Design ARM, start of the top module:
module ARM(input clk,rst,
           output [31:0] imem_addr,
           input [31:0] imem_rdata,
           output [31:0] dmem_addr,dmem_wdata,
           output dmem_we,
           input [31:0] dmem_rdata);
Size in the first run: about 6200 cells after synthesis, ~850 flip-flops, about 160 I/O pins, roughly 54000 um2 of cells after synthesis.
clock: 7.31 ns
lec_check: 0
cap_margin: 15
cell_pad_in_sites_detail_placement: 2
core_margin: 4
core_utilization: 23
cts_cluster_diameter: 141
cts_cluster_size: 13
gpl_routability_driven: 0
gpl_timing_driven: 0
hold_slack_margin: 0.09
max_routing_layer: met4
slew_margin: 10
tns_end_percent: 10
run.sh (not shown) runs the stock make flow with config.mk's settings and CLKGATE_MAP_FILE=.
The first run failed in 5_1_grt, error GRT-0232.
Edit:
- ABC_AREA: unset -> 1
- CAP_MARGIN: 15 -> 5
- CELL_PAD_IN_SITES_DETAIL_PLACEMENT: 2 -> unset
- CORE_MARGIN: 4 -> 9
- CORE_UTILIZATION: 23 -> 69
- CTS_CLUSTER_DIAMETER: 141 -> unset
- CTS_CLUSTER_SIZE: 13 -> 16
- GPL_ROUTABILITY_DRIVEN: 0 -> unset
- GPL_TIMING_DRIVEN: 0 -> unset
- HOLD_SLACK_MARGIN: 0.09 -> unset
- MAX_ROUTING_LAYER: met4 -> met5
- MIN_ROUTING_LAYER: unset -> met2
- PLACE_DENSITY: unset -> 0.61
- SLEW_MARGIN: 10 -> 20
- TNS_END_PERCENT: 10 -> unset
- clock period: 7.31 -> 7.71 ns (I/O delays scaled with it)
The changed run did not get past 5_1_grt (GRT-0116).
Die size falls by about 60%.
Synthesized area climbs by 1.9%.
Synthesized cell count climbs by about 24%.
Edit:
- ABC_AREA: 1 -> unset
- CAP_MARGIN: 5 -> 20
- CORE_MARGIN: 9 -> 2
- CORE_UTILIZATION: 69 -> 51
- CTS_CLUSTER_SIZE: 16 -> 25
- MAX_ROUTING_LAYER: met5 -> unset
- MIN_ROUTING_LAYER: met2 -> unset
- PLACE_DENSITY: 0.61 -> 0.6
- clock period: 7.71 -> 7.1 ns (I/O delays scaled with it)
After rerunning: The changed run finished but failed the layout checks on setup timing; synthesized cell count decreases by about a fifth; die size increases by about a fifth; area after synthesis decreases slightly.
Edit:
- CTS_CLUSTER_SIZE: 25 -> unset
- clock period: 7.1 -> 10.7 ns (I/O delays scaled with it)
Result: This time the run ran to the end with no violations; cell area fell by about 14%; routed wire length came out lower by about 4.7%; sequential share of layout area is higher by 4.8 points.
Edit:
- CAP_MARGIN: 20 -> 30
- CORE_ASPECT_RATIO: unset -> 1.37
- CORE_UTILIZATION: 51 -> 17
- clock period: 10.7 -> 12.0 ns (I/O delays scaled with it)
Effect: Clock skew goes up by 28 ps. Synthesized area is unchanged. Via count goes down by a few percent. Hold slack is worse by 4.8 ps. Power goes down by a little under a tenth. Setup slack is better by 800 ps. Clock power goes down by roughly a tenth. Cell area goes up by a few percent. Die area goes up to 3.0 times its value. Global-route usage goes down by 29 points.

========
== run A ==
Starting RTL as in the previous note.
clock: 5.95 ns
lec_check: 0
cap_margin: 15
core_margin: 5
core_utilization: 59
cts_cluster_diameter: 315
cts_cluster_size: 13
gpl_routability_driven: 1
slew_margin: 10
tns_end_percent: 20
Although run A finished all stages, its layout failed final checks on negative setup slack.
Setup changes, run A to run B
- a change of CORE_UTILIZATION from 59 to 39
- a deleted CTS_CLUSTER_SIZE that had been 13
- an added CELL_PAD_IN_SITES_DETAIL_PLACEMENT of 2
- a change of CAP_MARGIN from 15 to 20
- an added CORE_ASPECT_RATIO of 0.75
- an added CELL_PAD_IN_SITES_GLOBAL_PLACEMENT of 1
- an added ABC_AREA of 0
- an added GPL_TIMING_DRIVEN of 0
- a deleted CTS_CLUSTER_DIAMETER that had been 315
- an added MIN_ROUTING_LAYER of met2
- a change of CORE_MARGIN from 5 to 2
- an added MAX_ROUTING_LAYER of met5
- a change of TNS_END_PERCENT from 20 to 10
- a change of SLEW_MARGIN from 10 to 20
- a change of GPL_ROUTABILITY_DRIVEN from 1 to 0
- a change of the clock period (ns, I/O delays scaled along) from 5.95 to 7.37
Results
Relative to run A, the estimated wirelength of the detail-placed design measured on run B has increased by more than a quarter.
Status: run B FAILED at global routing (5_1_grt) (tool error)
When the final numbers for run B and run A were put side by side, the clock buffer count from CTS turned out to be smaller in run A.
Post-synthesis instance total delta (run A -> run B): insignificant
Run B: share of the core filled by cells before placement 20 points below run A
Row count: run B and run A compared, lower one is run A
Looking at chip width, run B sits 120 um above run A.
Run A → run B: number of gates resized after CTS higher; number of setup buffers added after CTS higher.
Input-level comparison between run C and run B:
- TNS_END_PERCENT changed from 10 to 5
- GPL_TIMING_DRIVEN removed (was 0)
- CORE_UTILIZATION changed from 39 to 55
- ABC_AREA removed (was 0)
- CELL_PAD_IN_SITES_DETAIL_PLACEMENT removed (was 2)
- CELL_PAD_IN_SITES_GLOBAL_PLACEMENT removed (was 1)
- CAP_MARGIN changed from 20 to 15
- GPL_ROUTABILITY_DRIVEN changed from 0 to 1
- SLEW_MARGIN changed from 20 to 10
- MIN_ROUTING_LAYER removed (was met2)
- SETUP_SLACK_MARGIN newly set to 2.11
- PLACE_DENSITY_LB_ADDON newly set to 0.08
- CTS_CLUSTER_SIZE newly set to 64
- MAX_ROUTING_LAYER removed (was met5)
- CORE_ASPECT_RATIO removed (was 0.75)
- the clock period (ns, I/O delays scaled along) changed from 7.37 to 7.69
Results
- Not one of run C and run B finished clean.
- From the logs: run C reached the end of the flow and failed the layout checks with negative setup slack.
- Post-synthesis xor/xnor area fraction came out exactly the same in run C and run B.
- Compared with run B, in run C overall die height shows a reduction of about 2.7%; number of cells after detailed placement went down by 105; simple logic cell fraction of the synthesized area saw little to no change; synthesized area held steady.
Input changes introduced in run D (baseline for comparison: run C):
- CORE_UTILIZATION changed from 55 to 29
- MAX_ROUTING_LAYER newly set to met4
- TNS_END_PERCENT changed from 5 to 20
- CELL_PAD_IN_SITES_DETAIL_PLACEMENT newly set to 1
- CORE_MARGIN changed from 2 to 4
- GPL_ROUTABILITY_DRIVEN changed from 1 to 0
- CTS_CLUSTER_SIZE changed from 64 to 13
- the clock period (ns, I/O delays scaled along) changed from 7.69 to 9.68
- Status run C: flow complete, layout not clean - negative setup slack
- Run D finished all stages; the layout is clean.
- Where smallest hold slack is concerned, run C is better than run D.
- Count of clock-buffer cells in the layout (run D over run C): increase, 33
- Relative to run C, synthesis-to-layout area growth decreased by 4.3 points in run D.
- Measured against run D, the global-route wire length before repair of run C comes out at 0.899 times the reference value.
- Against run C, critical path depth in run D rose by a few percent.
- Between run C and run D, global router's overall resource usage decreased.
- The lower critical path buffer and inverter count came out of run C.
## Diff of input files: run E against run D
- CELL_PAD_IN_SITES_GLOBAL_PLACEMENT newly set to 3
- PLACE_DENSITY_LB_ADDON removed (was 0.08)
- GPL_ROUTABILITY_DRIVEN removed (was 0)
- CELL_PAD_IN_SITES_DETAIL_PLACEMENT changed from 1 to 0
- CAP_MARGIN changed from 15 to 10
- TNS_END_PERCENT changed from 20 to 95
- SETUP_SLACK_MARGIN removed (was 2.11)
- CORE_MARGIN changed from 4 to 2
- CORE_UTILIZATION changed from 29 to 51
- CTS_CLUSTER_SIZE removed (was 13)
- SLEW_MARGIN changed from 10 to 20
- the clock period (ns, I/O delays scaled along) changed from 9.68 to 7.37
### Flow results
Run E vs. run D: average cell area after synthesis closely matched the old numbers; width of the die decreased by 25% relative to the old numbers; starting utilization of the core area increased by 22 points relative to the old numbers. From run D to run E, share of synthesized registers carrying an async set or reset did not move at all. From run D to run E the numbers moved as follows: post-synthesis net count neither gained nor lost much, count of state elements after synthesis level, die height dropped about 25%. Stage in which a tool error killed run E: global placement without I/O (3_1_place_gp_skip_io). Placeable core region on run E is ahead of run D. As far as yosys synthesis chip area goes, run E and run D are indistinguishable; the numbers are identical. Die size: run D and run E compared, higher one is run D. For number of core rows, dividing the value from run D by the value from run E gives 1.3.
Power and IR drop assume default switching activity.
